[design/flow/design.v]
module aluCPU(
    input [15:0] data1,  
    input [15:0] data2,  
    input [1:0] sel,  
    output reg [15:0] result
); 
    parameter [1:0] 
        SUM = 2'b00,
        SUB = 2'b01,
        MUL = 2'b10;
    reg [31:0] mul_full;  
    always @(*) begin
        case(sel)
            SUM: begin
                result = data1 + data2;
            end
            SUB: begin
                result = data1 - data2;
            end
            MUL: begin
                mul_full = $signed(data1) * $signed(data2);  
                result = mul_full[15:0];  
            end
            default: result = 16'd0;  
        endcase 
    end 
endmodule 
module memoryCPU (
    input clock,
    input reset,  
    input regWrite,               
    input [3:0] write_reg_addr,   
    input [15:0] write_data,      
    input [3:0] read_reg_addr_1, 
    input [3:0] read_reg_addr_2, 
    output [15:0] read_data_1,    
    output [15:0] read_data_2     
);
    reg [15:0] register [0:15];  
    integer i;
    always @ (posedge clock or negedge reset) begin
        if (~reset) begin
            for (i = 0; i < 16; i = i + 1) begin
                register[i] <= 16'd0;
            end
        end
        else if (regWrite) begin   
            register[write_reg_addr] <= write_data;
        end
    end
    assign read_data_1 = register[read_reg_addr_1]; 
    assign read_data_2 = register[read_reg_addr_2];
endmodule
module lcd_controller (
    input clk,
    input reset_n,           
    input rst_n,             
    input start,            
    input [2:0] opcode,     
    input [3:0] reg_idx,    
    input signed [15:0] value, 
    output reg [7:0] lcd_data,
    output reg lcd_rs,      
    output wire lcd_rw,      
    output reg lcd_en,      
    output wire lcd_on,     
    output wire lcd_blon    
);
    assign lcd_rw = 1'b0; 
    assign lcd_on   = (state != STATE_IDLE);
    assign lcd_blon = (state != STATE_IDLE);
    localparam STATE_IDLE = 0, STATE_INIT = 1, STATE_READY = 2, 
               STATE_WRITE_LINE1 = 3, STATE_LINE2_ADDR = 4, STATE_WRITE_LINE2 = 5;
    reg [3:0] state; 
    reg [5:0] char_index; 
    reg [19:0] counter;
    reg wait_flag;
    reg [2:0] op_store;
    reg [3:0] reg_store;
    reg signed [15:0] val_store;
    reg first_boot; 
    reg [15:0] unsigned_val;
    reg is_negative;
    reg [3:0] digit_10000, digit_1000, digit_100, digit_10, digit_1;
    reg prev_reset_n;        
    reg system_active;       
    function [7:0] init_cmds(input [5:0] idx);
        case(idx)
            6'd0: init_cmds = 8'h38;
            6'd1: init_cmds = 8'h38;
            6'd2: init_cmds = 8'h0C;
            6'd3: init_cmds = 8'h01;
            6'd4: init_cmds = 8'h06;
            default: init_cmds = 8'h00;
        endcase
    endfunction
    function [39:0] get_op_string(input [2:0] op);
        case(op)
            3'b000: get_op_string = "LOAD ";
            3'b001: get_op_string = "ADD  ";
            3'b010: get_op_string = "ADDI ";
            3'b011: get_op_string = "SUB  ";
            3'b100: get_op_string = "SUBI ";
            3'b101: get_op_string = "MUL  ";
            3'b110: get_op_string = "CLEAR";
            3'b111: get_op_string = "DPL  ";
            default: get_op_string = "ERR  ";
        endcase
    endfunction
    always @(posedge clk) begin
      if (!rst_n) begin
        system_active <= 0;
        prev_reset_n <= 1;
        state <= STATE_IDLE;
        lcd_en <= 0;
      end else begin
        prev_reset_n <= reset_n;
        if (prev_reset_n == 1'b1 && reset_n == 1'b0) begin
            system_active <= ~system_active; 
        end
        if (system_active == 1'b0) begin
            state <= STATE_IDLE;
            lcd_en <= 0;
            wait_flag <= 0;
            counter <= 0;
            char_index <= 0;
            first_boot <= 1;  
        end 
        else begin
            if (state == STATE_IDLE) begin
                state <= STATE_INIT;
                char_index <= 0;
                wait_flag <= 0;
                first_boot <= 1;
            end
            else if (wait_flag) begin
                if (counter < 20'd2000) begin 
                    counter <= counter + 1;
                    if (counter == 20'd40) lcd_en <= 0; 
                end else begin
                    wait_flag <= 0;
                    counter <= 0;
                end
            end else begin
                case (state)
                    STATE_INIT: begin
                        lcd_rs <= 0;
                        lcd_data <= init_cmds(char_index);
                        lcd_en <= 1; 
                        wait_flag <= 1;
                        if (char_index < 4) 
                            char_index <= char_index + 1;
                        else begin
                            char_index <= 0;
                            op_store <= 3'b000;
                            reg_store <= 4'b0000;
                            val_store <= 16'd0;
                            unsigned_val <= 16'd0;
                            is_negative <= 0;
                            state <= STATE_WRITE_LINE1; 
                        end
                    end
                    STATE_READY: begin
                        if (start) begin
                            op_store <= opcode;
                            reg_store <= reg_idx;
                            val_store <= value;
                            if (value < 0) begin
                                is_negative <= 1;
                                unsigned_val <= -value;
                            end else begin
                                is_negative <= 0;
                                unsigned_val <= value;
                            end
                            lcd_rs <= 0;
                            lcd_data <= 8'h01; 
                            lcd_en <= 1;
                            wait_flag <= 1;
                            state <= STATE_WRITE_LINE1;
                            char_index <= 0;
                        end
                    end
                    STATE_WRITE_LINE1: begin
                        digit_10000 <= (unsigned_val / 10000) % 10;
                        digit_1000  <= (unsigned_val / 1000) % 10;
                        digit_100   <= (unsigned_val / 100) % 10;
                        digit_10    <= (unsigned_val / 10) % 10;
                        digit_1     <= (unsigned_val) % 10;
                        lcd_rs <= 1;
                        lcd_en <= 1;
                        wait_flag <= 1;
                        if (char_index < 5) begin
                            if (first_boot)
                                lcd_data <= " "; 
                            else
                                lcd_data <= get_op_string(op_store) >> (8 * (4 - char_index));
                        end 
                        else begin
                            if (op_store == 3'b110 && !first_boot) begin
                                lcd_data <= " ";
                            end else begin
                                if (char_index == 5) lcd_data <= " ";
                                else if (char_index == 6) lcd_data <= "[";
                                else if (char_index >= 7 && char_index <= 10) 
                                    lcd_data <= reg_store[10 - char_index] ? "1" : "0";
                                else if (char_index == 11) lcd_data <= "]";
                            end
                        end
                        if (char_index < 11)
                            char_index <= char_index + 1;
                        else begin
                            char_index <= 0;
                            if (op_store == 3'b110 && !first_boot) begin
                                state <= STATE_READY;
                            end else begin
                                state <= STATE_LINE2_ADDR;
                            end
                        end
                    end
                    STATE_LINE2_ADDR: begin
                        lcd_rs <= 0;
                        lcd_data <= 8'hC0;
                        lcd_en <= 1;
                        wait_flag <= 1;
                        state <= STATE_WRITE_LINE2;
                    end
                    STATE_WRITE_LINE2: begin
                        lcd_rs <= 1;
                        lcd_en <= 1;
                        wait_flag <= 1;
                        case(char_index)
                            0: lcd_data <= is_negative ? "-" : "+";
                            1: lcd_data <= 8'h30 + digit_10000;
                            2: lcd_data <= 8'h30 + digit_1000;
                            3: lcd_data <= 8'h30 + digit_100;
                            4: lcd_data <= 8'h30 + digit_10;
                            5: lcd_data <= 8'h30 + digit_1;
                        endcase
                        if (char_index < 5)
                            char_index <= char_index + 1;
                        else begin
                            first_boot <= 0;
                            state <= STATE_READY;
                        end
                    end
                endcase
            end
        end
      end
    end
endmodule
module miniCPU (
    input [17:0] switches,  
    input ligar,       
    input enviar,      
    input clk,         
    input rst_n,       
    output [7:0] LCD_DATA,
    output LCD_RS,
    output LCD_RW,
    output LCD_EN,
    output LCD_ON,
    output LCD_BLON
);
    wire [2:0] opcode = switches [17:15];
    wire [3:0] reg_dest = switches [14:11];
    wire [3:0] reg_input1 = switches[10:7];
    wire [3:0] reg_input2 = switches [6:3];
    wire signal = switches[6];
    wire [15:0] imediato_module = {10'd0, switches[5:0]};
    wire [15:0] imediato = (signal) ? (-imediato_module) : imediato_module;
    wire [15:0] mem_read_data1;
    wire [15:0] mem_read_data2;
    wire [15:0] alu_result;
    reg write_enable;
    reg [15:0] mem_write;
    reg [1:0] alu_selector;
    reg [15:0] alu_input_2;
    reg soft_reset; 
    wire memory_reset_signal = ligar & ~soft_reset;  
    parameter [2:0] LOAD = 3'b000, ADD = 3'b001, ADDI = 3'b010, SUB = 3'b011,
                    SUBI = 3'b100, MUL = 3'b101, CLEAR = 3'b110, DISPLAY = 3'b111;                   
    memoryCPU Memo (
        .clock(clk),
        .reset(memory_reset_signal),
        .regWrite(write_enable),
        .write_reg_addr(reg_dest),
        .write_data(mem_write),
        .read_reg_addr_1(reg_input1),
        .read_reg_addr_2(reg_input2),
        .read_data_1(mem_read_data1),
        .read_data_2(mem_read_data2)
    );
    aluCPU ALU (
        .data1(mem_read_data1),
        .data2(alu_input_2),
        .sel(alu_selector),
        .result(alu_result)
    );
    reg lcd_start_signal;
    reg [15:0] lcd_value_reg;
    reg [3:0] lcd_reg_idx;
    wire [3:0] current_lcd_reg_idx = (opcode == DISPLAY) ? reg_input1 : reg_dest;
    reg [15:0] current_lcd_value;
    lcd_controller LCD (
        .clk(clk),
        .reset_n(ligar),
        .rst_n(rst_n),
        .start(lcd_start_signal),
        .opcode(opcode),
        .reg_idx(lcd_reg_idx),   
        .value(lcd_value_reg),  
        .lcd_data(LCD_DATA),
        .lcd_rs(LCD_RS),
        .lcd_rw(LCD_RW),
        .lcd_en(LCD_EN),
        .lcd_on(LCD_ON),
        .lcd_blon(LCD_BLON)
    );
    always @(*) begin
        if (opcode == LOAD)
            current_lcd_value = imediato;
        else if (opcode == DISPLAY)
            current_lcd_value = mem_read_data1;
        else
            current_lcd_value = alu_result;
    end
    reg [2:0] state;
    parameter [2:0] IDLE = 3'd0, EXECUTE = 3'd1, WRITE = 3'd2, WAIT_RELEASE = 3'd3;                 
    always @(posedge clk or negedge ligar) begin 
        if (~ligar) begin
            state <= IDLE;
            write_enable <= 0;
            soft_reset <= 0;
            lcd_start_signal <= 0;
        end
        else begin
            case(state)
                IDLE: begin  
                    write_enable <= 0;
                    soft_reset <= 0;
                    lcd_start_signal <= 0;  
                    if (!enviar) begin
                        state <= EXECUTE;
                    end
                end
                EXECUTE: begin  
                    state <= WRITE;
                end
                WRITE: begin  
                    lcd_start_signal <= 1;  
                    if (opcode == CLEAR) begin
                        soft_reset <= 1;
                        write_enable <= 0;
                    end
                    else if (opcode != DISPLAY) begin
                        write_enable <= 1;
                    end
                    state <= WAIT_RELEASE;
                end
                WAIT_RELEASE: begin  
                    write_enable <= 0;  
                    soft_reset <= 0;  
                    lcd_start_signal <= 0;  
                    if (enviar) begin  
                        state <= IDLE;  
                    end
                end
            endcase
        end
    end
    always @(posedge clk) begin
        if (state == EXECUTE) begin
            case(opcode)
                ADD: begin alu_selector <= 2'b00; alu_input_2 <= mem_read_data2; end
                ADDI: begin alu_selector <= 2'b00; alu_input_2 <= imediato; end
                SUB: begin alu_selector <= 2'b01; alu_input_2 <= mem_read_data2; end
                SUBI: begin alu_selector <= 2'b01; alu_input_2 <= imediato; end
                MUL: begin alu_selector <= 2'b10; alu_input_2 <= imediato; end
                default: begin alu_selector <= 2'b00; alu_input_2 <= 16'd0; end
            endcase
        end
        if (state == WRITE) begin
            lcd_reg_idx <= current_lcd_reg_idx;
            lcd_value_reg <= current_lcd_value;
            if (opcode != CLEAR && opcode != DISPLAY) begin
                if (opcode == LOAD)
                    mem_write <= imediato;
                else
                    mem_write <= alu_result;
            end
        end
    end
endmodule
[design/flow/run.sh]
#!/bin/bash
# the make line also repeats each setting of config.mk as NAME=value (left out here)
make -C /OpenROAD-flow-scripts/flow DESIGN_CONFIG=/design/flow/config.mk WORK_HOME=/design/flow/orfs CLKGATE_MAP_FILE= finish
[design/flow/config.mk]
export PLATFORM = sky130hd
export DESIGN_NAME = miniCPU
export DESIGN_NICKNAME = miniCPU
export VERILOG_FILES = /design/flow/design.v
export SDC_FILE = /design/flow/constraint.sdc
export NUM_CORES = 4
export LEC_CHECK = 0
export CAP_MARGIN = 20
export CORE_MARGIN = 2
export CORE_UTILIZATION = 72
export GPL_ROUTABILITY_DRIVEN = 0
export PLACE_DENSITY = 0.38
export SETUP_SLACK_MARGIN = 2.65
export SLEW_MARGIN = 20
[design/flow/constraint.sdc]
create_clock -name core_clock -period 10.8 [get_ports {clk}]
set_input_delay 2.1600 -clock core_clock [delete_from_list [all_inputs] [get_ports {clk}]]
set_output_delay 2.1600 -clock core_clock [all_outputs]
set_load 0.01 [all_outputs]
==> impl_metrics.json, run 1 <==
{
  "ys_async_sr_fraction_pct": 62.3,
  "synth_area_leader_cell": "dfrtp_1",
  "numPortBuffers": 33,
  "flop_cell": "dfrtp_1",
  "ys_chip_area_mm2": 0.0351,
  "synth_area_mm2": 0.0351,
  "ios": 35,
  "fp_util_pct": 73.1,
  "syn_area_per_cell_um2": 9.01,
  "core_area_mm2": 0.0479,
  "syn_inst": 3892,
  "htree_levels": 2,
  "status": "stopped before the end",
  "chip_area_mm2": 0.0505,
  "synth-simple-area-share_pct": 16.9,
  "tool.error": "[ERROR GRT-0232] Routing congestion too high. Check the congestion heatmap in the GUI.",
  "post-dp-hpwl_mm": 79.4,
  "top_cells_by_area": "dfrtp_1, edfxtp_1, mux2_2, fa_1, a22oi_1",
  "yosys_warnings": 5,
  "synth-compound-area-share_pct": 23.7,
  "logic_family": "AND-OR/OR-AND gates",
  "hold_buffers": 0,
  "rows": 80,
  "haltStage": "5_1_grt",
  "synth_top_cell_by_count": "nand2_1",
  "ys_top_cells_by_count": "nand2_1, nor2_1, mux2_2",
  "overflow": 232,
  "muxShareOfSynthArea_pct": 9.52,
  "synth-adder-area-share_pct": 8.88,
  "die_w_um": 225,
  "fp.dieH_um": 225,
  "ys_ff": 422,
  "place_inst": 4398,
  "ys_seq_share_pct": 31.7,
  "root_buffer": "clkbuf_16",
  "grt_usage_pct": 75.8,
  "ys_cells": 3892,
  "ys_types": 121,
  "cts_buffers": 46,
  "edf_count": 134,
  "xor_area_share_pct": 4.51,
  "clock-sinks": 422,
  "top_area_share_pct": 18.7,
  "cts_buffer_depth": 3
}
[per-stage QoR]
step	setup slack, ns	util (%)	total power, mW	area, um2	hold slack (ns)
floorplan	2.41	-	4.90	35800	0.427
global placement	0.634	76.2	5.62	36500	0.447
detailed placement	0.399	76.2	5.82	36500	0.450
CTS	2.42	87.6	7.87	42000	0.437
[repair_timing]
action	4_1_cts
gates resized	395
buffers inserted	229
pin swaps	187
hold endpoints to repair	0
cloned	5
endpoints found under the setup margin	33
[metal layers]
layer  global-route usage (%)  GRT overflow
met1                     77.7             4
met2                     91.2           116
met3                     59.9             6
met4                     75.1           105
met5                     25.8             1
==> inputs of run 2 (changes only) <==
ABC_AREA = 1   (was default)
CAP_MARGIN = 0   (was 20)
CTS_CLUSTER_DIAMETER = 106   (was default)
GPL_ROUTABILITY_DRIVEN = default   (was 0)
PLACE_DENSITY = 0.66   (was 0.38)
SETUP_SLACK_MARGIN = -0.87   (was 2.65)
TNS_END_PERCENT = 95   (was default)
clock period = 13.5 ns   (was 10.8 ns; I/O delays follow)
==> impl_metrics.json, run 2 <==
{
  "drt-total-wl_mm": 111,
  "die_w_um": 222,
  "whs_endpoint": "state[3]",
  "syn_area_per_cell_um2": 7.08,
  "clock-sinks": 422,
  "pwr_density_cell_mw_per_mm2": 133,
  "max_freq_ghz": 0.0883,
  "status": "timing/DRC/antenna clean",
  "syn_inst": 4825,
  "synth_area_leader_cell": "dfrtp_1",
  "xor_area_share_pct": 3.33,
  "hold_path_depth": 2,
  "min_period_ns": 11.32,
  "max_stage_delay_ns": 0.82,
  "cp_max_fo": 9,
  "pwr-share-comb_pct": 38.4,
  "hold_viol_final": 0,
  "crit_family": "adder cells",
  "first_pass_iters": 22,
  "area_delta_synth_final_pct": 6.22,
  "fp_util_pct": 73.2,
  "cap_viol_max_count": 0,
  "top_area_share_pct": 19.2,
  "muxShareOfSynthArea_pct": 0.0293,
  "rr_worst_depth": 54,
  "grt_max_degree": 173,
  "ys_types": 80,
  "warning_count": 43,
  "logic_family": "simple AND/OR/NAND/NOR gates",
  "rows": 79,
  "path_class": "input port to flop",
  "clk_latency_ns": 0.58,
  "ys_ff": 422,
  "place_area_mm2": 0.0348,
  "slew_violations": 0,
  "synth-adder-area-share_pct": 8.61,
  "p_leak_nw": 17.6,
  "setup-violations-final": 0,
  "ant_nets": 0,
  "synth-simple-area-share_pct": 29.5,
  "hold_start": "state[3]",
  "pwr-share-seq_pct": 36.3,
  "skew_ns": 0.0293,
  "rsz0062_at_grt": "no",
  "synth_area_mm2": 0.0341,
  "ios": 35,
  "power-top-group": "combinational logic",
  "power_switching_share_pct": 40.7,
  "p_seq_mw": 1.76,
  "overflow": 0,
  "fin_setup_tns_ns": 0,
  "critPathCapture": "lcd_value_reg[15]",
  "r2r-end": "LCD.digit_10[3]",
  "clockPowerShare_pct": 25.3,
  "p_int_mw": 2.87,
  "post_drt_via_cell_ratio": 6.33,
  "comb_cell_power_mw": 1.86,
  "finalCritPeriodShare_pct": 83.9,
  "yosys_warnings": 5,
  "slew_headroom_pct": 11.9,
  "drc": 0,
  "worstPathRequired_ns": 13.81,
  "synth-compound-area-share_pct": 15.5,
  "fp.dieH_um": 222,
  "core_area_mm2": 0.0467,
  "critPathLaunch": "switches[7]",
  "hold_buffers": 0,
  "clkTransAtPathRegs_ns": 0.07,
  "ys_cells": 4825,
  "ys_async_sr_fraction_pct": 62.3,
  "post_cts_buffers": 0,
  "synth_top_cell_by_count": "nand2_1",
  "chip_area_mm2": 0.0492,
  "layout.nets": 5005,
  "top_cells_by_area": "dfrtp_1, nand2_1, edfxtp_1, inv_1, o21ai_0",
  "hp-class": "flop to flop",
  "worst-path-stages": 35,
  "powerClk_mw": 1.22,
  "drt_iter0_markers": 4738,
  "cpMostUsedCell": "nor2_1",
  "numPortBuffers": 33,
  "cp-end-kind": "flop",
  "crit_buf_inv": 8,
  "post_cts_resize_count": 0,
  "grt_antenna_before_repair": 3,
  "cts_tree": "yes",
  "grt_usage_pct": 44.3,
  "flop_cell": "dfrtp_1",
  "edf_count": 134,
  "drt-wirelength-per-cell_um": 20.3,
  "finish.utilization_pct": 77.7,
  "reg2reg_slack_ns": 2.24,
  "p_total_mw": 4.84,
  "cts_buffer_depth": 3,
  "fillCellCount": 3479,
  "dr_total_vias": 34400,
  "worstPathArrival_ns": 11.63,
  "crit_path_top_delay_cell": "a21oi_1",
  "grt_pass1_vias": 32500,
  "htree_levels": 2,
  "root_buffer": "clkbuf_16",
  "gp_congestion": 1.08,
  "ir_drop_mv": 0.172,
  "p_switching_mw": 1.97,
  "post-dp-hpwl_mm": 81.1,
  "final_area_mm2": 0.0363,
  "cts_buffers": 42,
  "startpoint_type": "input port",
  "ys_top_cells_by_count": "nand2_1, inv_1, nor2_1",
  "r2r-start": "LCD.unsigned_val[15]",
  "ys_chip_area_mm2": 0.0341,
  "grt_pass1_wl_mm": 173,
  "worstMarginPinSlew_ns": 1.32,
  "ys_seq_share_pct": 32.5
}
## run 2: layout make-up
| cell class | count | area [um2] | share of cell area, % |
|---|---|---|---|
| Clock buffer | 57 | 1240 | 3.43 |
| Inverter | 753 | 2840 | 7.82 |
| Antenna cell | 1 | 2.50 | 0.00690 |
| Multi-Input combinational cell | 3511 | 19600 | 53.9 |
| Tap cell | 607 | 759 | 2.09 |
| Sequential cell | 422 | 11100 | 30.6 |
| Timing Repair Buffer | 66 | 594 | 1.64 |
| Clock inverter | 19 | 168 | 0.462 |
## run 2: per-stage QoR
| stage | cells | setup slack (ns) | hold WS (ns) |
|---|---|---|---|
| 4_1_cts | 5435 | 2.33 | 0.475 |
| 5_1_grt | 5435 | 1.19 | 0.498 |
| 3_3_place_gp | 5359 | 2.13 | 0.455 |
| 6_report | 5436 | 2.18 | 0.480 |
| 2_1_floorplan | 4834 | 1.54 | 0.428 |
| 3_5_place_dp | 5359 | 1.89 | 0.460 |
## run 2: metal layers
metal  share of wire [%]  wire, um  vias up  track usage (%)
met5               0.039        43        -            0.489
met4                 6.0      6610        4             22.5
met3                  13     14300      537             11.4
met2                  44     48700     2515             69.2
met1                  37     40900    15700             57.2
li1                    -         -    15700                -
==> inputs of run 3 (changes only) <==
ABC_AREA = default   (was 1)
CAP_MARGIN = 15   (was 0)
CORE_MARGIN = 10   (was 2)
CORE_UTILIZATION = 30   (was 72)
CTS_CLUSTER_DIAMETER = default   (was 106)
PLACE_DENSITY = default   (was 0.66)
PLACE_DENSITY_LB_ADDON = 0.17   (was default)
SETUP_SLACK_MARGIN = 2.45   (was -0.87)
clock period = 17.1 ns   (was 13.5 ns; I/O delays follow)
==> impl_metrics.json, run 3 <==
{
  "grtUsageMet3_pct": 4.04,
  "cts_buffers": 46,
  "setup-violations-final": 0,
  "logic_family": "AND-OR/OR-AND gates",
  "edf_count": 134,
  "max_stage_delay_ns": 0.97,
  "top_cells_by_area": "dfrtp_1, edfxtp_1, mux2_2, fa_1, a22oi_1",
  "synth_area_mm2": 0.0351,
  "r2r-start": "LCD.unsigned_val[13]",
  "r2r-end": "LCD.digit_10[3]",
  "ys_cells": 3892,
  "finalCritPeriodShare_pct": 66.7,
  "p_int_mw": 2.82,
  "worstPathArrival_ns": 11.74,
  "syn_inst": 3892,
  "numPortBuffers": 33,
  "dr_total_vias": 31400,
  "fillCellCount": 12100,
  "first_pass_iters": 6,
  "synth_area_leader_cell": "dfrtp_1",
  "logic_area_mm2": 0.0225,
  "cp_max_fo": 18,
  "post_cts_resize_count": 0,
  "p_seq_mw": 1.58,
  "drc": 0,
  "grt_pass1_vias": 30800,
  "cap_viol_max_count": 0,
  "drt-total-wl_mm": 129,
  "finish.utilization_pct": 33.3,
  "crit_buf_inv": 6,
  "syn_area_per_cell_um2": 9.01,
  "gr-max-usage-layer": "met2",
  "max_freq_ghz": 0.0877,
  "area_delta_synth_final_pct": 10.1,
  "post-dp-hpwl_mm": 89.2,
  "setup_ws_ns": 5.70,
  "regArea_mm2": 0.0111,
  "grt_antenna_before_repair": 2,
  "skew_ns": 0.0528,
  "top_area_share_pct": 18.7,
  "pwr-share-seq_pct": 33.6,
  "muxShareOfSynthArea_pct": 9.52,
  "p_switching_mw": 1.88,
  "ir_drop_mv": 0.0956,
  "cts_tree": "yes",
  "htree_levels": 2,
  "hold_path_depth": 0,
  "fp.dieH_um": 362,
  "use_met2_pct": 30.3,
  "min_period_ns": 11.40,
  "slew_violations": 0,
  "grt_usage_pct": 19.0,
  "hp-class": "flop to flop",
  "ys_seq_share_pct": 31.7,
  "powerClk_mw": 1.03,
  "critPathLaunch": "switches[8]",
  "fp_util_pct": 30.2,
  "synth_top_cell_by_count": "nand2_1",
  "xor_area_share_pct": 4.51,
  "grt_pass1_wl_mm": 196,
  "post_cts_buffers": 0,
  "clk_latency_ns": 0.63,
  "worst-path-stages": 31,
  "die_w_um": 362,
  "cp-end-kind": "flop",
  "synth-adder-area-share_pct": 8.88,
  "hold_start": "LCD.unsigned_val[0]",
  "synth-compound-area-share_pct": 23.7,
  "ys_async_sr_fraction_pct": 62.3,
  "ant_nets": 0,
  "post_drt_via_cell_ratio": 5.84,
  "cpMostUsedCell": "fa_1",
  "whs_endpoint": "LCD.digit_1[0]",
  "status": "timing/DRC/antenna clean",
  "hold_viol_final": 0,
  "power-top-group": "combinational logic",
  "dp_slack_ns": 5.25,
  "clkTransAtPathRegs_ns": 0.06,
  "ys_top_cells_by_count": "nand2_1, nor2_1, mux2_2",
  "synth-simple-area-share_pct": 16.9,
  "power_switching_share_pct": 40.1,
  "crit_family": "adder cells",
  "hold_buffers": 0,
  "drt-wirelength-per-cell_um": 24.1,
  "rr_worst_depth": 35,
  "clock-sinks": 422,
  "comb_cell_power_mw": 2.09,
  "chip_area_mm2": 0.131,
  "grt_util_met1_pct": 25.6,
  "ys_chip_area_mm2": 0.0351,
  "flop_cell": "dfrtp_1",
  "clockPowerShare_pct": 22.0,
  "cts_buffer_depth": 3,
  "pwr-share-comb_pct": 44.4,
  "startpoint_type": "input port",
  "worstPathRequired_ns": 17.44,
  "warning_count": 41,
  "ios": 35,
  "whs_ns": 0.466,
  "pwr_density_cell_mw_per_mm2": 122,
  "overflow": 0,
  "slew_headroom_pct": 14.7,
  "gp_congestion": 0.863,
  "rsz0062_at_grt": "no",
  "core_area_mm2": 0.116,
  "p_total_mw": 4.70,
  "grt_max_degree": 171,
  "reg2reg_slack_ns": 5.71,
  "worstMarginPinSlew_ns": 1.27,
  "fin_setup_tns_ns": 0,
  "rows": 125,
  "ys_ff": 422,
  "ys_types": 121,
  "drt_iter0_markers": 3261,
  "crit_path_top_delay_cell": "nor3_2",
  "p_leak_nw": 15.5,
  "yosys_warnings": 5,
  "layout.nets": 4017,
  "path_class": "input port to flop",
  "critPathCapture": "lcd_value_reg[15]",
  "root_buffer": "clkbuf_16"
}
run 3: per-layer routing:
layer	wire, um	up-vias	share of wire (%)
li1	-	14400	-
met1	56700	15500	44
met2	57300	1223	44
met3	10600	309	8.2
met4	4760	0	3.7
met5	0	-	0
run 3: final cells by class:
cell class / count / area share [%]
multi-input cells: 3054 / 58.2
repair buffers: 109 / 2.36
clock buffers: 68 / 3.43
well taps: 1524 / 4.94
inverters: 175 / 1.70
diodes: 2 / 0.0130
flip-flops and latches: 422 / 28.8
clock inverters: 15 / 0.544
run 3: per-stage QoR:
step                instance area (um2)  cells
global route                      38600   5367
global placement                  37100   5283
detailed placement                37100   5283
floorplan                         35100   3901
CTS                               38600   5366
finish                            38600   5369
==> inputs of run 4 (changes only) <==
CORE_MARGIN = 2   (was 10)
CORE_UTILIZATION = 61   (was 30)
PLACE_DENSITY_LB_ADDON = default   (was 0.17)
clock period = 10.1 ns   (was 17.1 ns; I/O delays follow)
==> impl_metrics.json, run 4 <==
{
  "worstMarginPinSlew_ns": 1.26,
  "die_w_um": 244,
  "warning_count": 46,
  "top_cells_by_area": "dfrtp_1, edfxtp_1, mux2_2, fa_1, a22oi_1",
  "reg2reg_slack_ns": 0.81,
  "rsz0062_at_grt": "yes",
  "drt_iter0_markers": 5552,
  "ys_ff": 422,
  "hold_viol_final": 0,
  "clkTransAtPathRegs_ns": 0.06,
  "ys_types": 121,
  "fin_cells": 5052,
  "post-dp-hpwl_mm": 84.8,
  "fp.dieH_um": 244,
  "powerClk_mw": 1.87,
  "p_total_mw": 9.46,
  "slew_headroom_pct": 16.2,
  "gp_congestion": 1.01,
  "first_pass_iters": 12,
  "synth-compound-area-share_pct": 23.7,
  "max_freq_ghz": 0.108,
  "rows": 87,
  "overflow": 0,
  "power-top-group": "combinational logic",
  "rr_worst_depth": 39,
  "ys_async_sr_fraction_pct": 62.3,
  "place_inst": 4598,
  "min_period_ns": 9.29,
  "root_buffer": "clkbuf_16",
  "ios": 35,
  "synth-simple-area-share_pct": 16.9,
  "synth-adder-area-share_pct": 8.88,
  "fin_setup_tns_ns": 0,
  "regArea_mm2": 0.0111,
  "grt_pass1_wl_mm": 209,
  "comb_cell_power_mw": 4.91,
  "top_area_share_pct": 18.7,
  "crit_buf_inv": 10,
  "finalCritPeriodShare_pct": 92.0,
  "startpoint_type": "flop",
  "hold_path_depth": 0,
  "numPortBuffers": 33,
  "logic_family": "AND-OR/OR-AND gates",
  "pwr-share-seq_pct": 28.3,
  "max_stage_delay_ns": 0.45,
  "syn_inst": 3892,
  "critPathLaunch": "LCD.unsigned_val[13]",
  "path_class": "flop to flop",
  "cap_viol_max_count": 0,
  "p_seq_mw": 2.67,
  "grt_max_degree": 168,
  "muxShareOfSynthArea_pct": 9.52,
  "worstPathArrival_ns": 9.65,
  "ys_chip_area_mm2": 0.0351,
  "layout.nets": 4469,
  "ys_seq_share_pct": 31.7,
  "clk_latency_ns": 0.64,
  "clock-sinks": 422,
  "pwr_density_cell_mw_per_mm2": 209,
  "yosys_warnings": 5,
  "flop_cell": "dfrtp_1",
  "htree_levels": 2,
  "pwr-share-comb_pct": 51.9,
  "clockPowerShare_pct": 19.8,
  "ys_cells": 3892,
  "slew_violations": 0,
  "post_drt_via_cell_ratio": 7.40,
  "drt-total-wl_mm": 145,
  "power_switching_share_pct": 40.1,
  "place_area_mm2": 0.0373,
  "r2r-end": "LCD.digit_10[3]",
  "setup_ws_ns": 0.812,
  "setup-violations-final": 0,
  "skew_ns": 0.0420,
  "r2r-start": "LCD.unsigned_val[13]",
  "final_area_mm2": 0.0452,
  "worstPathRequired_ns": 10.46,
  "whs_endpoint": "LCD.digit_1[0]",
  "hold_buffers": 0,
  "chip_area_mm2": 0.0594,
  "p_switching_mw": 3.80,
  "cpMostUsedCell": "buf_4",
  "status": "timing/DRC/antenna clean",
  "worst-path-stages": 39,
  "grt_usage_pct": 45.0,
  "synth_top_cell_by_count": "nand2_1",
  "ant_nets": 0,
  "drt-wirelength-per-cell_um": 28.6,
  "p_int_mw": 5.66,
  "synth_area_mm2": 0.0351,
  "ys_top_cells_by_count": "nand2_1, nor2_1, mux2_2",
  "xor_area_share_pct": 4.51,
  "cp-end-kind": "flop",
  "cts_tree": "yes",
  "cts_buffers": 46,
  "finish.utilization_pct": 79.9,
  "grt_antenna_before_repair": 9,
  "critPathCapture": "LCD.digit_10[3]",
  "ir_drop_mv": 0.309,
  "p_leak_nw": 18.9,
  "hold_start": "LCD.unsigned_val[0]",
  "whs_ns": 0.461,
  "fp_util_pct": 61.9,
  "edf_count": 134,
  "cts_buffer_depth": 3,
  "logic_area_mm2": 0.0257,
  "hp-class": "flop to flop",
  "dr_total_vias": 37400,
  "syn_area_per_cell_um2": 9.01,
  "fillCellCount": 3430,
  "grt_pass1_vias": 35900,
  "area_delta_synth_final_pct": 29.1,
  "drc": 0,
  "cp_max_fo": 9,
  "crit_family": "AND-OR/OR-AND gates",
  "synth_area_leader_cell": "dfrtp_1",
  "crit_path_top_delay_cell": "o31ai_2",
  "core_area_mm2": 0.0566,
  "dp_slack_ns": 0.220
}
run 4: layer usage:
| metal | vias to the layer above | wire [um] | global-route usage (%) |
|---|---|---|---|
| met3 | 1089 | 19600 | 12.6 |
| met4 | 8 | 12700 | 29.1 |
| met2 | 3302 | 62700 | 69.9 |
| met5 | - | 60 | 0.327 |
| li1 | 15300 | - | - |
| met1 | 17700 | 49600 | 55.0 |
run 4: repair_timing:
| action | CTS | global route |
|---|---|---|
| pin swaps | 224 | 191 |
| buffers inserted | 254 | 108 |
| endpoints found under the setup margin | 33 | 26 |
| resized | 473 | 203 |
| gates cloned | 6 | 2 |
run 4: layout make-up:
class / count / share of cell area, %
timing repair buffer: 560 / 11.4
inverter: 175 / 1.49
clock buffer: 59 / 2.76
clock inverter: 21 / 0.855
antenna: 4 / 0.0221
tap: 756 / 2.09
multi-input combinational: 3055 / 56.8
sequential: 422 / 24.5
==> inputs of run 5 (changes only) <==
CAP_MARGIN = 20   (was 15)
CELL_PAD_IN_SITES_DETAIL_PLACEMENT = 2   (was default)
CORE_UTILIZATION = 44   (was 61)
CTS_CLUSTER_DIAMETER = 370   (was default)
MAX_ROUTING_LAYER = met4   (was default)
MIN_ROUTING_LAYER = met2   (was default)
PLACE_DENSITY = 0.79   (was default)
SETUP_SLACK_MARGIN = -0.81   (was 2.45)
TNS_END_PERCENT = default   (was 95)
clock period = 15.9 ns   (was 10.1 ns; I/O delays follow)
==> impl_metrics.json, run 5 <==
{
  "ys_top_cells_by_count": "nand2_1, nor2_1, mux2_2",
  "tool.error": "[ERROR GRT-0116] Global routing finished with congestion. Check the congestion regions in the DRC Viewer.",
  "edf_count": 134,
  "ys_types": 121,
  "post_cts_resize_count": 0,
  "die_w_um": 286,
  "synth-adder-area-share_pct": 8.88,
  "ys_chip_area_mm2": 0.0351,
  "synth_top_cell_by_count": "nand2_1",
  "root_buffer": "clkbuf_16",
  "post_cts_buffers": 0,
  "syn_inst": 3892,
  "ios": 35,
  "top_area_share_pct": 18.7,
  "synth-simple-area-share_pct": 16.9,
  "cts_buffers": 47,
  "top_cells_by_area": "dfrtp_1, edfxtp_1, mux2_2, fa_1, a22oi_1",
  "core_area_mm2": 0.0789,
  "ys_async_sr_fraction_pct": 62.3,
  "haltStage": "5_1_grt",
  "synth_area_mm2": 0.0351,
  "rows": 103,
  "syn_area_per_cell_um2": 9.01,
  "muxShareOfSynthArea_pct": 9.52,
  "yosys_warnings": 5,
  "post-dp-hpwl_mm": 145,
  "clock-sinks": 422,
  "status": "stopped before the end",
  "ys_ff": 422,
  "htree_levels": 2,
  "grt_usage_pct": 94.9,
  "ys_seq_share_pct": 31.7,
  "ys_cells": 3892,
  "flop_cell": "dfrtp_1",
  "place_inst": 4807,
  "overflow": 2602,
  "fp_util_pct": 44.4,
  "chip_area_mm2": 0.0819,
  "fp.dieH_um": 286,
  "xor_area_share_pct": 4.51,
  "synth-compound-area-share_pct": 23.7,
  "logic_family": "AND-OR/OR-AND gates",
  "hold_buffers": 0,
  "cts_buffer_depth": 3,
  "gp_congestion": 1.07,
  "synth_area_leader_cell": "dfrtp_1",
  "numPortBuffers": 33
}
run 5: metrics by stage:
stage / cell area, um2 / utilization, % / worst slack (ns)
floorplan: 35100 / - / 3.53
detailed placement: 36500 / 46.2 / 3.09
global placement: 36500 / 46.2 / 4.42
CTS: 38100 / 48.3 / 2.36
run 5: per-layer routing:
metal,overflow,GRT usage (%)
met2,848,94.8
met3,1246,99.4
met1,-,-
met5,-,-
met4,508,87.8
==> inputs of run 6 (changes only) <==
CAP_MARGIN = 15   (was 20)
CELL_PAD_IN_SITES_DETAIL_PLACEMENT = default   (was 2)
CORE_UTILIZATION = 72   (was 44)
CTS_CLUSTER_DIAMETER = default   (was 370)
MIN_ROUTING_LAYER = default   (was met2)
PLACE_DENSITY = 0.67   (was 0.79)
SETUP_SLACK_MARGIN = 1.26   (was -0.81)
TNS_END_PERCENT = 95   (was default)
clock period = 10.1 ns   (was 15.9 ns; I/O delays follow)
==> impl_metrics.json, run 6 <==
{
  "clk_latency_ns": 0.59,
  "worst-path-stages": 45,
  "ys_cells": 3892,
  "r2r-start": "LCD.unsigned_val[13]",
  "clock-sinks": 422,
  "crit_path_top_delay_cell": "a2111o_1",
  "drt-wirelength-per-cell_um": 28.9,
  "grt_pass1_vias": 35300,
  "hold_start": "LCD.unsigned_val[0]",
  "die_w_um": 225,
  "syn_area_per_cell_um2": 9.01,
  "htree_levels": 2,
  "numPortBuffers": 33,
  "cap_viol_max_count": 0,
  "fp.dieH_um": 225,
  "powerClk_mw": 1.65,
  "grt_pass1_wl_mm": 199,
  "p_switching_mw": 3.53,
  "gp_congestion": 1.06,
  "hold_path_depth": 0,
  "drt_iter0_markers": 7955,
  "crit_buf_inv": 8,
  "critPathCapture": "LCD.digit_1000[3]",
  "synth_top_cell_by_count": "nand2_1",
  "pwr_density_cell_mw_per_mm2": 202,
  "finish.utilization_pct": 86.6,
  "drc": 0,
  "slew_violations": 0,
  "fin_cells": 4766,
  "post-dp-hpwl_mm": 85.6,
  "top_cells_by_area": "dfrtp_1, edfxtp_1, mux2_2, fa_1, a22oi_1",
  "post_drt_via_cell_ratio": 7.82,
  "status": "timing/DRC/antenna clean",
  "setup-violations-final": 0,
  "hold_buffers": 0,
  "hp-class": "flop to flop",
  "root_buffer": "clkbuf_16",
  "synth-adder-area-share_pct": 8.88,
  "ys_seq_share_pct": 31.7,
  "worstPathArrival_ns": 9.37,
  "reg2reg_slack_ns": 1.02,
  "edf_count": 134,
  "clkTransAtPathRegs_ns": 0.09,
  "fp_util_pct": 73.1,
  "p_int_mw": 4.87,
  "power-top-group": "combinational logic",
  "ir_drop_mv": 0.288,
  "drt-total-wl_mm": 138,
  "muxShareOfSynthArea_pct": 9.52,
  "pwr-share-comb_pct": 48.1,
  "critPathLaunch": "LCD.unsigned_val[13]",
  "path_class": "flop to flop",
  "layout.nets": 4324,
  "setup_ws_ns": 1.02,
  "p_seq_mw": 2.72,
  "skew_ns": 0.0330,
  "cts_tree": "yes",
  "cts_buffers": 41,
  "grt_max_degree": 208,
  "r2r-end": "LCD.digit_1000[3]",
  "dp_slack_ns": -0.219,
  "yosys_warnings": 5,
  "dr_total_vias": 37300,
  "core_area_mm2": 0.0479,
  "p_total_mw": 8.41,
  "final_area_mm2": 0.0415,
  "startpoint_type": "flop",
  "ys_async_sr_fraction_pct": 62.3,
  "flop_cell": "dfrtp_1",
  "warning_count": 45,
  "synth_area_mm2": 0.0351,
  "place_inst": 4546,
  "ys_top_cells_by_count": "nand2_1, nor2_1, mux2_2",
  "overflow": 0,
  "chip_area_mm2": 0.0505,
  "ys_chip_area_mm2": 0.0351,
  "whs_ns": 0.525,
  "cp_max_fo": 10,
  "ios": 35,
  "rr_worst_depth": 45,
  "place_area_mm2": 0.0372,
  "max_stage_delay_ns": 0.53,
  "logic_family": "AND-OR/OR-AND gates",
  "cp-end-kind": "flop",
  "ys_types": 121,
  "grt_usage_pct": 52.4,
  "hold_viol_final": 0,
  "top_area_share_pct": 18.7,
  "syn_inst": 3892,
  "first_pass_iters": 14,
  "synth-compound-area-share_pct": 23.7,
  "finalCritPeriodShare_pct": 89.9,
  "synth-simple-area-share_pct": 16.9,
  "whs_endpoint": "LCD.digit_1[0]",
  "worstMarginPinSlew_ns": 1.27,
  "xor_area_share_pct": 4.51,
  "min_period_ns": 9.08,
  "rows": 80,
  "fillCellCount": 2452,
  "ant_nets": 0,
  "slew_headroom_pct": 15.6,
  "fin_setup_tns_ns": 0,
  "crit_family": "AND-OR/OR-AND gates",
  "grt_antenna_before_repair": 3,
  "pwr-share-seq_pct": 32.3,
  "worstPathRequired_ns": 10.39,
  "ys_ff": 422,
  "p_leak_nw": 17.5,
  "comb_cell_power_mw": 4.04,
  "clockPowerShare_pct": 19.6,
  "cts_buffer_depth": 3,
  "power_switching_share_pct": 42.0,
  "max_freq_ghz": 0.110,
  "synth_area_leader_cell": "dfrtp_1",
  "area_delta_synth_final_pct": 18.5,
  "rsz0062_at_grt": "yes"
}
-- run 6: area by class of cell --
class | instances | area [um2] | area share [%]
inverters | 175 | 671 | 1.61
clock inverters | 25 | 284 | 0.684
well taps | 615 | 769 | 1.85
multi-input cells | 3054 | 24100 | 58.0
repair inverters | 1 | 7.51 | 0.0181
flip-flops and latches | 422 | 11100 | 26.7
clock buffers | 50 | 1080 | 2.60
diodes | 4 | 10.0 | 0.0241
repair buffers | 420 | 3530 | 8.49
-- run 6: metal layers --
metal  wire length (um)  up-vias  global-route usage [%]
met4              11900        0                    29.7
met5                  0        -                       -
li1                   -    15000                       -
met2              57700     3661                    75.0
met1              45900    17300                    62.5
met3              22100     1329                    21.5
-- run 6: what timing repair did --
| action | in CTS | in global routing |
|---|---|---|
| buffers inserted | 43 | 89 |
| gates cloned | 1 | 2 |
| setup endpoints to repair | 21 | 20 |
| pin swaps | 48 | 110 |
| resized | 164 | 211 |
==> inputs of run 7 (changes only) <==
CORE_UTILIZATION = 67   (was 72)
PLACE_DENSITY = 0.61   (was 0.67)
SETUP_SLACK_MARGIN = -0.55   (was 1.26)
clock period = 6.97 ns   (was 10.1 ns; I/O delays follow)
==> impl_metrics.json, run 7 <==
{
  "ys_async_sr_fraction_pct": 62.3,
  "rr_worst_depth": 39,
  "worst-path-stages": 39,
  "hold_path_depth": 2,
  "p_switching_mw": 5.84,
  "chip_area_mm2": 0.0542,
  "cts_buffers": 42,
  "syn_area_per_cell_um2": 9.01,
  "status": "finished with violations",
  "dr_total_vias": 40100,
  "synth-simple-area-share_pct": 16.9,
  "clockPowerShare_pct": 16.5,
  "area_delta_synth_final_pct": 31.2,
  "ys_ff": 422,
  "ios": 35,
  "grt_pass1_wl_mm": 213,
  "worstPathArrival_ns": 9.33,
  "ys_top_cells_by_count": "nand2_1, nor2_1, mux2_2",
  "syn_inst": 3892,
  "yosys_warnings": 5,
  "top_cells_by_area": "dfrtp_1, edfxtp_1, mux2_2, fa_1, a22oi_1",
  "skew_ns": 0.0290,
  "post-dp-hpwl_mm": 94.8,
  "cap_viol_max_count": 1,
  "startpoint_type": "flop",
  "die_w_um": 233,
  "cts_buffer_depth": 3,
  "whs_ns": 0.494,
  "drt-total-wl_mm": 150,
  "core_area_mm2": 0.0515,
  "layout.nets": 4818,
  "slew_headroom_pct": -39.9,
  "warning_count": 45,
  "setup-violations-final": 29,
  "ys_types": 121,
  "grt_max_degree": 174,
  "gp_congestion": 1.05,
  "fp_util_pct": 68.1,
  "grt_antenna_before_repair": 10,
  "regArea_mm2": 0.0111,
  "root_buffer": "clkbuf_16",
  "first_pass_iters": 17,
  "ys_cells": 3892,
  "min_period_ns": 9.02,
  "clkTransAtPathRegs_ns": 0.08,
  "max_stage_delay_ns": 0.45,
  "setup_ws_ns": -2.05,
  "power-top-group": "combinational logic",
  "ys_seq_share_pct": 31.7,
  "p_leak_nw": 20.1,
  "worstMarginPinSlew_ns": 2.08,
  "ir_drop_mv": 1.96,
  "so.violations": "capacitance limit, slew limit, setup timing",
  "r2r-start": "LCD.unsigned_val[13]",
  "cp-end-kind": "flop",
  "grt_pass1_vias": 38600,
  "pwr-share-seq_pct": 28.6,
  "drc": 0,
  "overflow": 0,
  "powerClk_mw": 2.28,
  "edf_count": 134,
  "p_int_mw": 7.97,
  "drt-wirelength-per-cell_um": 28.3,
  "hold_buffers": 0,
  "r2r-end": "LCD.digit_10[2]",
  "ant_nets": 0,
  "drt_iter0_markers": 7462,
  "ys_chip_area_mm2": 0.0351,
  "reg2reg_slack_ns": -2.05,
  "critPathLaunch": "LCD.unsigned_val[13]",
  "clock-sinks": 422,
  "finalCritPeriodShare_pct": 129,
  "critPathCapture": "LCD.digit_10[2]",
  "hp-class": "flop to flop",
  "htree_levels": 2,
  "top_area_share_pct": 18.7,
  "clk_latency_ns": 0.60,
  "flop_cell": "dfrtp_1",
  "max_freq_ghz": 0.111,
  "numPortBuffers": 33,
  "xor_area_share_pct": 4.51,
  "worstPathRequired_ns": 7.28,
  "synth_top_cell_by_count": "nand2_1",
  "p_seq_mw": 3.95,
  "rows": 83,
  "muxShareOfSynthArea_pct": 9.52,
  "pwr-share-comb_pct": 54.8,
  "cts_tree": "yes",
  "crit_family": "simple AND/OR/NAND/NOR gates",
  "power_switching_share_pct": 42.3,
  "hold_start": "LCD.lcd_en",
  "path_class": "flop to flop",
  "logic_family": "AND-OR/OR-AND gates",
  "synth-compound-area-share_pct": 23.7,
  "synth_area_leader_cell": "dfrtp_1",
  "synth-adder-area-share_pct": 8.88,
  "crit_path_top_delay_cell": "or3_4",
  "dp_slack_ns": -1.99,
  "rsz0062_at_grt": "yes",
  "synth_area_mm2": 0.0351,
  "hold_viol_final": 0,
  "pwr_density_cell_mw_per_mm2": 300,
  "cp_max_fo": 5,
  "comb_cell_power_mw": 7.57,
  "fillCellCount": 2391,
  "grt_usage_pct": 51.9,
  "crit_buf_inv": 11,
  "cpMostUsedCell": "buf_4",
  "slew_violations": 2,
  "logic_area_mm2": 0.0247,
  "whs_endpoint": "LCD.lcd_en",
  "fp.dieH_um": 233,
  "post_drt_via_cell_ratio": 7.53
}
[run 7: per-layer routing]
metal  track usage [%]  vias up  wire length, um
li1                  -    16000                -
met1              58.8    18600            48500
met2              79.3     3945            64900
met3              15.7     1611            21300
met4              35.2        0            15800
met5                 -        -                0
[run 7: repair_timing]
item / CTS / global route
endpoints found under the setup margin: 25 / 25
cloned: 0 / 1
gates resized: 141 / 283
buffers inserted: 26 / 87
pin swaps: 55 / 194
[run 7: area by class of cell]
cell class,instances,share of cell area [%]
tap,680,1.85
timing repair buffer,914,15.9
clock inverter,18,0.346
inverter,175,1.43
sequential,422,24.2
clock buffer,53,2.49
multi-input combinational,3054,53.7
antenna,9,0.0490
[run 7: through the flow]
step	utilization, %	instance area (um2)	setup TNS [ns]	power, mW	cells
floorplan	-	35700	-24.58	7.46	3901
global placement	81.4	42000	-40.45	9.87	5146
detailed placement	81.4	42000	-46.97	10.2	5146
CTS	85.4	44000	-21.72	12.8	5239
global route	89.3	46000	-33.98	14.3	5325
finish	89.3	46000	-27.54	13.8	5325
==> inputs of run 8 (changes only) <==
CAP_MARGIN = 20   (was 15)
CORE_UTILIZATION = 72   (was 67)
PLACE_DENSITY = default   (was 0.61)
PLACE_DENSITY_LB_ADDON = 0.26   (was default)
SETUP_SLACK_MARGIN = default   (was -0.55)
TNS_END_PERCENT = default   (was 95)
clock period = 8.87 ns   (was 6.97 ns; I/O delays follow)
==> impl_metrics.json, run 8 <==
{
  "top_area_share_pct": 18.7,
  "ys_chip_area_mm2": 0.0351,
  "fp.dieH_um": 225,
  "synth-simple-area-share_pct": 16.9,
  "ys_top_cells_by_count": "nand2_1, nor2_1, mux2_2",
  "place_inst": 4746,
  "dp_slack_ns": -0.591,
  "root_buffer": "clkbuf_16",
  "core_area_mm2": 0.0479,
  "post-dp-hpwl_mm": 90.2,
  "flop_cell": "dfrtp_1",
  "syn_area_per_cell_um2": 9.01,
  "die_w_um": 225,
  "status": "stopped before the end",
  "ios": 35,
  "cts_buffers": 44,
  "chip_area_mm2": 0.0505,
  "ys_cells": 3892,
  "rows": 80,
  "cts_buffer_depth": 3,
  "ys_types": 121,
  "clock-sinks": 422,
  "synth-compound-area-share_pct": 23.7,
  "htree_levels": 2,
  "place_area_mm2": 0.0387,
  "edf_count": 134,
  "muxShareOfSynthArea_pct": 9.52,
  "ys_seq_share_pct": 31.7,
  "grt_usage_pct": 73.9,
  "xor_area_share_pct": 4.51,
  "synth_area_mm2": 0.0351,
  "yosys_warnings": 5,
  "syn_inst": 3892,
  "gp_congestion": 1.14,
  "haltStage": "5_1_grt",
  "ys_ff": 422,
  "logic_family": "AND-OR/OR-AND gates",
  "synth_top_cell_by_count": "nand2_1",
  "synth-adder-area-share_pct": 8.88,
  "tool.error": "[ERROR GRT-0232] Routing congestion too high. Check the congestion heatmap in the GUI.",
  "top_cells_by_area": "dfrtp_1, edfxtp_1, mux2_2, fa_1, a22oi_1",
  "overflow": 90,
  "numPortBuffers": 33,
  "synth_area_leader_cell": "dfrtp_1",
  "fp_util_pct": 73.1,
  "ys_async_sr_fraction_pct": 62.3
}
-- run 8: through the flow --
stage | TNS (ns) | utilization [%]
CTS | -0.0149 | 84.1
detailed placement | -4.69 | 80.7
global placement | -0.830 | 80.7
floorplan | 0 | -
-- run 8: per-layer routing --
metal | GRT overflow | GRT usage, %
met1 | 6 | 72.4
met2 | 35 | 89.5
met3 | 10 | 57.6
met4 | 39 | 71.0
met5 | - | -
-- run 8: repair_timing --
action	4_1_cts
hold buffers	0
endpoints found under the setup margin	17
hold endpoints to repair	0
resized	30
setup buffers	7
cloned	0
pin swaps	3
==> inputs of run 9 (changes only) <==
ABC_AREA = 1   (was default)
CAP_MARGIN = 0   (was 20)
CELL_PAD_IN_SITES_DETAIL_PLACEMENT = 2   (was default)
CELL_PAD_IN_SITES_GLOBAL_PLACEMENT = 1   (was default)
CORE_UTILIZATION = 71   (was 72)
CTS_CLUSTER_DIAMETER = 185   (was default)
GPL_ROUTABILITY_DRIVEN = 0   (was default)
MAX_ROUTING_LAYER = default   (was met4)
PLACE_DENSITY = 0.47   (was default)
PLACE_DENSITY_LB_ADDON = default   (was 0.26)
SETUP_SLACK_MARGIN = 0.58   (was default)
SLEW_MARGIN = 25   (was 20)
TNS_END_PERCENT = 20   (was default)
clock period = 20.0 ns   (was 8.87 ns; I/O delays follow)
==> impl_metrics.json, run 9 <==
{
  "ys_chip_area_mm2": 0.0341,
  "ys_cells": 4825,
  "synth-simple-area-share_pct": 29.5,
  "ys_async_sr_fraction_pct": 62.3,
  "top_area_share_pct": 19.2,
  "edf_count": 134,
  "ys_seq_share_pct": 32.5,
  "rows": 80,
  "core_area_mm2": 0.0476,
  "ys_ff": 422,
  "haltStage": "3_1_place_gp_skip_io",
  "synth_area_leader_cell": "dfrtp_1",
  "status": "stopped before the end",
  "synth-adder-area-share_pct": 8.61,
  "die_w_um": 223,
  "syn_area_per_cell_um2": 7.08,
  "synth-compound-area-share_pct": 15.5,
  "fp.dieH_um": 223,
  "ys_types": 80,
  "syn_inst": 4825,
  "yosys_warnings": 5,
  "fp_util_pct": 71.7,
  "chip_area_mm2": 0.0499,
  "tool.error": "[ERROR GPL-0301] Utilization 113.324 % exceeds 100%.",
  "top_cells_by_area": "dfrtp_1, nand2_1, edfxtp_1, inv_1, o21ai_0",
  "flop_cell": "dfrtp_1",
  "synth_area_mm2": 0.0341,
  "logic_family": "simple AND/OR/NAND/NOR gates",
  "ys_top_cells_by_count": "nand2_1, inv_1, nor2_1",
  "muxShareOfSynthArea_pct": 0.0293,
  "xor_area_share_pct": 3.33,
  "synth_top_cell_by_count": "nand2_1"
}
==> inputs of run 10 (changes only) <==
ABC_AREA = default   (was 1)
CELL_PAD_IN_SITES_GLOBAL_PLACEMENT = default   (was 1)
CORE_UTILIZATION = 53   (was 71)
CTS_CLUSTER_DIAMETER = default   (was 185)
GPL_ROUTABILITY_DRIVEN = default   (was 0)
SETUP_SLACK_MARGIN = default   (was 0.58)
TNS_END_PERCENT = default   (was 20)
==> impl_metrics.json, run 10 <==
{
  "status": "stopped before the end",
  "haltStage": "3_5_place_dp",
  "tool.error": "[ERROR DPL-0033] detailed placement checks failed during check placement.",
  "top_area_share_pct": 18.7,
  "synth_area_leader_cell": "dfrtp_1",
  "synth-simple-area-share_pct": 16.9,
  "logic_family": "AND-OR/OR-AND gates",
  "ys_types": 121,
  "ys_ff": 422,
  "muxShareOfSynthArea_pct": 9.52,
  "fp.dieH_um": 261,
  "ys_chip_area_mm2": 0.0351,
  "ys_async_sr_fraction_pct": 62.3,
  "fp_util_pct": 53.4,
  "chip_area_mm2": 0.0682,
  "synth_top_cell_by_count": "nand2_1",
  "numPortBuffers": 33,
  "synth-compound-area-share_pct": 23.7,
  "top_cells_by_area": "dfrtp_1, edfxtp_1, mux2_2, fa_1, a22oi_1",
  "syn_inst": 3892,
  "synth-adder-area-share_pct": 8.88,
  "core_area_mm2": 0.0656,
  "edf_count": 134,
  "ys_seq_share_pct": 31.7,
  "rows": 94,
  "gp_congestion": 0.921,
  "flop_cell": "dfrtp_1",
  "syn_area_per_cell_um2": 9.01,
  "yosys_warnings": 5,
  "xor_area_share_pct": 4.51,
  "synth_area_mm2": 0.0351,
  "ios": 35,
  "die_w_um": 261,
  "ys_cells": 3892,
  "ys_top_cells_by_count": "nand2_1, nor2_1, mux2_2"
}
==> run 10: through the flow <==
| stage | instances | instance area (um2) | worst slack [ns] | power, mW |
|---|---|---|---|---|
| global placement | 4622 | 36200 | 8.13 | 3.05 |
| floorplan | 3901 | 35100 | 0.0308 | 2.59 |
==> inputs of run 11 (changes only) <==
CELL_PAD_IN_SITES_DETAIL_PLACEMENT = default   (was 2)
CELL_PAD_IN_SITES_GLOBAL_PLACEMENT = 2   (was default)
CORE_ASPECT_RATIO = 1.19   (was default)
CORE_MARGIN = 6   (was 2)
CORE_UTILIZATION = 56   (was 53)
CTS_CLUSTER_SIZE = 60   (was default)
GPL_ROUTABILITY_DRIVEN = 1   (was default)
GPL_TIMING_DRIVEN = 1   (was default)
HOLD_SLACK_MARGIN = 0.07   (was default)
MAX_ROUTING_LAYER = met4   (was default)
MIN_ROUTING_LAYER = met2   (was default)
PLACE_DENSITY = default   (was 0.47)
PLACE_DENSITY_LB_ADDON = 0.24   (was default)
SLEW_MARGIN = 15   (was 25)
clock period = 21.1 ns   (was 20.0 ns; I/O delays follow)
==> impl_metrics.json, run 11 <==
{
  "synth-compound-area-share_pct": 23.7,
  "ys_async_sr_fraction_pct": 62.3,
  "rows": 99,
  "top_cells_by_area": "dfrtp_1, edfxtp_1, mux2_2, fa_1, a22oi_1",
  "tool.error": "[ERROR FLW-0024] Place density exceeds 1.0 (current PLACE_DENSITY_LB_ADDON =  0.24). Please check if the value of  PLACE_DENSITY_LB_ADDON is between 0 and 0.99.",
  "edf_count": 134,
  "muxShareOfSynthArea_pct": 9.52,
  "fp_util_pct": 56.9,
  "synth_area_mm2": 0.0351,
  "synth_area_leader_cell": "dfrtp_1",
  "xor_area_share_pct": 4.51,
  "status": "stopped before the end",
  "logic_family": "AND-OR/OR-AND gates",
  "ys_seq_share_pct": 31.7,
  "synth-simple-area-share_pct": 16.9,
  "flop_cell": "dfrtp_1",
  "synth-adder-area-share_pct": 8.88,
  "yosys_warnings": 5,
  "ys_chip_area_mm2": 0.0351,
  "die_w_um": 241,
  "ys_ff": 422,
  "fp.dieH_um": 285,
  "top_area_share_pct": 18.7,
  "ys_cells": 3892,
  "chip_area_mm2": 0.0688,
  "ys_types": 121,
  "ys_top_cells_by_count": "nand2_1, nor2_1, mux2_2",
  "haltStage": "3_1_place_gp_skip_io",
  "syn_area_per_cell_um2": 9.01,
  "synth_top_cell_by_count": "nand2_1",
  "core_area_mm2": 0.0616,
  "syn_inst": 3892
}
==> inputs of run 12 (changes only) <==
CAP_MARGIN = 20   (was 0)
CELL_PAD_IN_SITES_GLOBAL_PLACEMENT = default   (was 2)
CORE_ASPECT_RATIO = default   (was 1.19)
CORE_MARGIN = 2   (was 6)
CORE_UTILIZATION = 65   (was 56)
CTS_CLUSTER_SIZE = default   (was 60)
GPL_ROUTABILITY_DRIVEN = default   (was 1)
GPL_TIMING_DRIVEN = default   (was 1)
HOLD_SLACK_MARGIN = default   (was 0.07)
MAX_ROUTING_LAYER = default   (was met4)
MIN_ROUTING_LAYER = default   (was met2)
PLACE_DENSITY_LB_ADDON = default   (was 0.24)
SLEW_MARGIN = 20   (was 15)
clock period = 8.73 ns   (was 21.1 ns; I/O delays follow)
==> impl_metrics.json, run 12 <==
{
  "r2r-end": "LCD.digit_10[3]",
  "r2r-start": "LCD.unsigned_val[13]",
  "chip_area_mm2": 0.0558,
  "critPathCapture": "LCD.digit_10[3]",
  "p_int_mw": 6.14,
  "fin_cells": 5140,
  "max_freq_ghz": 0.113,
  "grt_pass1_wl_mm": 203,
  "p_leak_nw": 18.9,
  "clk_latency_ns": 0.59,
  "ys_seq_share_pct": 31.7,
  "rr_worst_depth": 39,
  "clkTransAtPathRegs_ns": 0.07,
  "path_class": "flop to flop",
  "ys_cells": 3892,
  "worstMarginPinSlew_ns": 1.18,
  "grt_usage_pct": 46.2,
  "grt_antenna_before_repair": 0,
  "regArea_mm2": 0.0111,
  "first_pass_iters": 9,
  "cts_buffer_depth": 3,
  "ant_nets": 0,
  "synth-adder-area-share_pct": 8.88,
  "pwr_density_cell_mw_per_mm2": 233,
  "whs_endpoint": "LCD.lcd_en",
  "so.violations": "setup timing",
  "min_period_ns": 8.86,
  "whs_ns": 0.491,
  "flop_cell": "dfrtp_1",
  "cts_tree": "yes",
  "p_switching_mw": 4.01,
  "dp_slack_ns": -0.669,
  "setup_ws_ns": -0.131,
  "warning_count": 45,
  "comb_cell_power_mw": 5.09,
  "fp.dieH_um": 236,
  "cp-end-kind": "flop",
  "setup-violations-final": 3,
  "yosys_warnings": 5,
  "pwr-share-seq_pct": 30.5,
  "htree_levels": 2,
  "hold_buffers": 0,
  "clock-sinks": 422,
  "pwr-share-comb_pct": 50.1,
  "startpoint_type": "flop",
  "top_area_share_pct": 18.7,
  "slew_violations": 0,
  "post_drt_via_cell_ratio": 7.19,
  "grt_max_degree": 205,
  "drt_iter0_markers": 5608,
  "crit_family": "AND-OR/OR-AND gates",
  "die_w_um": 236,
  "hold_path_depth": 2,
  "hp-class": "flop to flop",
  "ir_drop_mv": 0.310,
  "fin_setup_tns_ns": -0.335,
  "fillCellCount": 3318,
  "slew_headroom_pct": 21.3,
  "crit_buf_inv": 10,
  "synth_area_leader_cell": "dfrtp_1",
  "ys_top_cells_by_count": "nand2_1, nor2_1, mux2_2",
  "ys_ff": 422,
  "grt_pass1_vias": 36100,
  "ys_types": 121,
  "edf_count": 134,
  "critPathLaunch": "LCD.unsigned_val[13]",
  "numPortBuffers": 33,
  "cp_max_fo": 7,
  "ys_chip_area_mm2": 0.0351,
  "synth-simple-area-share_pct": 16.9,
  "hold_start": "LCD.lcd_en",
  "area_delta_synth_final_pct": 24.3,
  "syn_inst": 3892,
  "crit_path_top_delay_cell": "a221o_2",
  "worstPathRequired_ns": 9.05,
  "ios": 35,
  "synth_top_cell_by_count": "nand2_1",
  "core_area_mm2": 0.0536,
  "p_total_mw": 10.2,
  "cpMostUsedCell": "buf_4",
  "cts_buffers": 42,
  "layout.nets": 4618,
  "xor_area_share_pct": 4.51,
  "reg2reg_slack_ns": -0.13,
  "cap_viol_max_count": 0,
  "drc": 0,
  "worst-path-stages": 39,
  "drt-total-wl_mm": 135,
  "drt-wirelength-per-cell_um": 26.2,
  "logic_area_mm2": 0.0237,
  "syn_area_per_cell_um2": 9.01,
  "finish.utilization_pct": 81.3,
  "skew_ns": 0.0338,
  "final_area_mm2": 0.0436,
  "rsz0062_at_grt": "yes",
  "gp_congestion": 1.06,
  "status": "finished with violations",
  "place_area_mm2": 0.0401,
  "hold_viol_final": 0,
  "synth_area_mm2": 0.0351,
  "ys_async_sr_fraction_pct": 62.3,
  "max_stage_delay_ns": 0.47,
  "power-top-group": "combinational logic",
  "post-dp-hpwl_mm": 93.4,
  "synth-compound-area-share_pct": 23.7,
  "worstPathArrival_ns": 9.18,
  "fp_util_pct": 65.4,
  "root_buffer": "clkbuf_16",
  "overflow": 0,
  "logic_family": "AND-OR/OR-AND gates",
  "place_inst": 4978,
  "finalCritPeriodShare_pct": 102,
  "rows": 85,
  "clockPowerShare_pct": 19.3,
  "muxShareOfSynthArea_pct": 9.52,
  "top_cells_by_area": "dfrtp_1, edfxtp_1, mux2_2, fa_1, a22oi_1",
  "dr_total_vias": 37000,
  "powerClk_mw": 1.96,
  "p_seq_mw": 3.10,
  "power_switching_share_pct": 39.5
}
[run 12: area by class of cell]
type                            count  share of cell area, %
Multi-Input combinational cell   3054                   54.4
Sequential cell                   422                   25.5
Timing Repair Buffer              714                   13.2
Clock buffer                       56                   2.77
Tap cell                          696                   2.00
Inverter                          175                   1.51
Clock inverter                     22                  0.617
Antenna cell                        1                0.00574
[run 12: timing repair]
item,CTS,global route
pin swaps,41,84
hold endpoints to repair,0,0
resized,93,182
endpoints found under the setup margin,11,19
gates cloned,0,1
buffers inserted,40,41
[run 12: per-layer routing]
metal / up-vias / share of wire [%] / GRT usage, %
met5: - / 0 / 0.433
met1: 17600 / 36 / 59.5
li1: 15600 / - / -
met3: 832 / 14 / 14.6
met2: 2992 / 43 / 69.4
met4: 0 / 6.7 / 25.3
==> inputs of run 13 (changes only) <==
ABC_AREA = 1   (was default)
CORE_UTILIZATION = 72   (was 65)
CTS_CLUSTER_SIZE = 99   (was default)
PLACE_DENSITY = 0.42   (was default)
SETUP_SLACK_MARGIN = 2.33   (was default)
clock period = 9.4 ns   (was 8.73 ns; I/O delays follow)
==> impl_metrics.json, run 13 <==
{
  "fp_util_pct": 73.2,
  "ios": 35,
  "xor_area_share_pct": 3.33,
  "top_area_share_pct": 19.2,
  "cts_buffer_depth": 3,
  "ys_cells": 4825,
  "overflow": 87,
  "edf_count": 134,
  "ys_top_cells_by_count": "nand2_1, inv_1, nor2_1",
  "synth-adder-area-share_pct": 8.61,
  "die_w_um": 222,
  "status": "stopped before the end",
  "gp_congestion": 1.10,
  "dp_slack_ns": -0.251,
  "htree_levels": 2,
  "core_area_mm2": 0.0467,
  "ys_types": 80,
  "ys_ff": 422,
  "muxShareOfSynthArea_pct": 0.0293,
  "numPortBuffers": 33,
  "syn_inst": 4825,
  "fp.dieH_um": 222,
  "flop_cell": "dfrtp_1",
  "ys_async_sr_fraction_pct": 62.3,
  "ys_seq_share_pct": 32.5,
  "synth-compound-area-share_pct": 15.5,
  "rows": 79,
  "post-dp-hpwl_mm": 87.1,
  "tool.error": "[ERROR GRT-0116] Global routing finished with congestion. Check the congestion regions in the DRC Viewer.",
  "chip_area_mm2": 0.0492,
  "syn_area_per_cell_um2": 7.08,
  "synth_area_leader_cell": "dfrtp_1",
  "synth-simple-area-share_pct": 29.5,
  "cts_buffers": 45,
  "yosys_warnings": 5,
  "place_inst": 5506,
  "root_buffer": "clkbuf_16",
  "synth_area_mm2": 0.0341,
  "top_cells_by_area": "dfrtp_1, nand2_1, edfxtp_1, inv_1, o21ai_0",
  "haltStage": "5_1_grt",
  "grt_usage_pct": 75.9,
  "clock-sinks": 422,
  "synth_top_cell_by_count": "nand2_1",
  "ys_chip_area_mm2": 0.0341,
  "logic_family": "simple AND/OR/NAND/NOR gates"
}
==> run 13: layer usage <==
| layer | overflow | GRT usage, % |
|---|---|---|
| met1 | 2 | 77.8 |
| met3 | 4 | 61.0 |
| met4 | 32 | 70.2 |
| met2 | 47 | 91.5 |
| met5 | 2 | 38.4 |
==> run 13: per-stage QoR <==
| step | cell area (um2) | hold WS, ns |
|---|---|---|
| CTS | 41300 | 0.471 |
| detailed placement | 36700 | 0.468 |
| global placement | 36700 | 0.455 |
| floorplan | 35000 | 0.428 |
==> run 13: timing repair <==
action                     in CTS
setup endpoints to repair      35
hold buffers                    0
gates resized                 369
pin swaps                     208
setup buffers                 209
cloned                          8
Power and IR drop assume default switching activity.
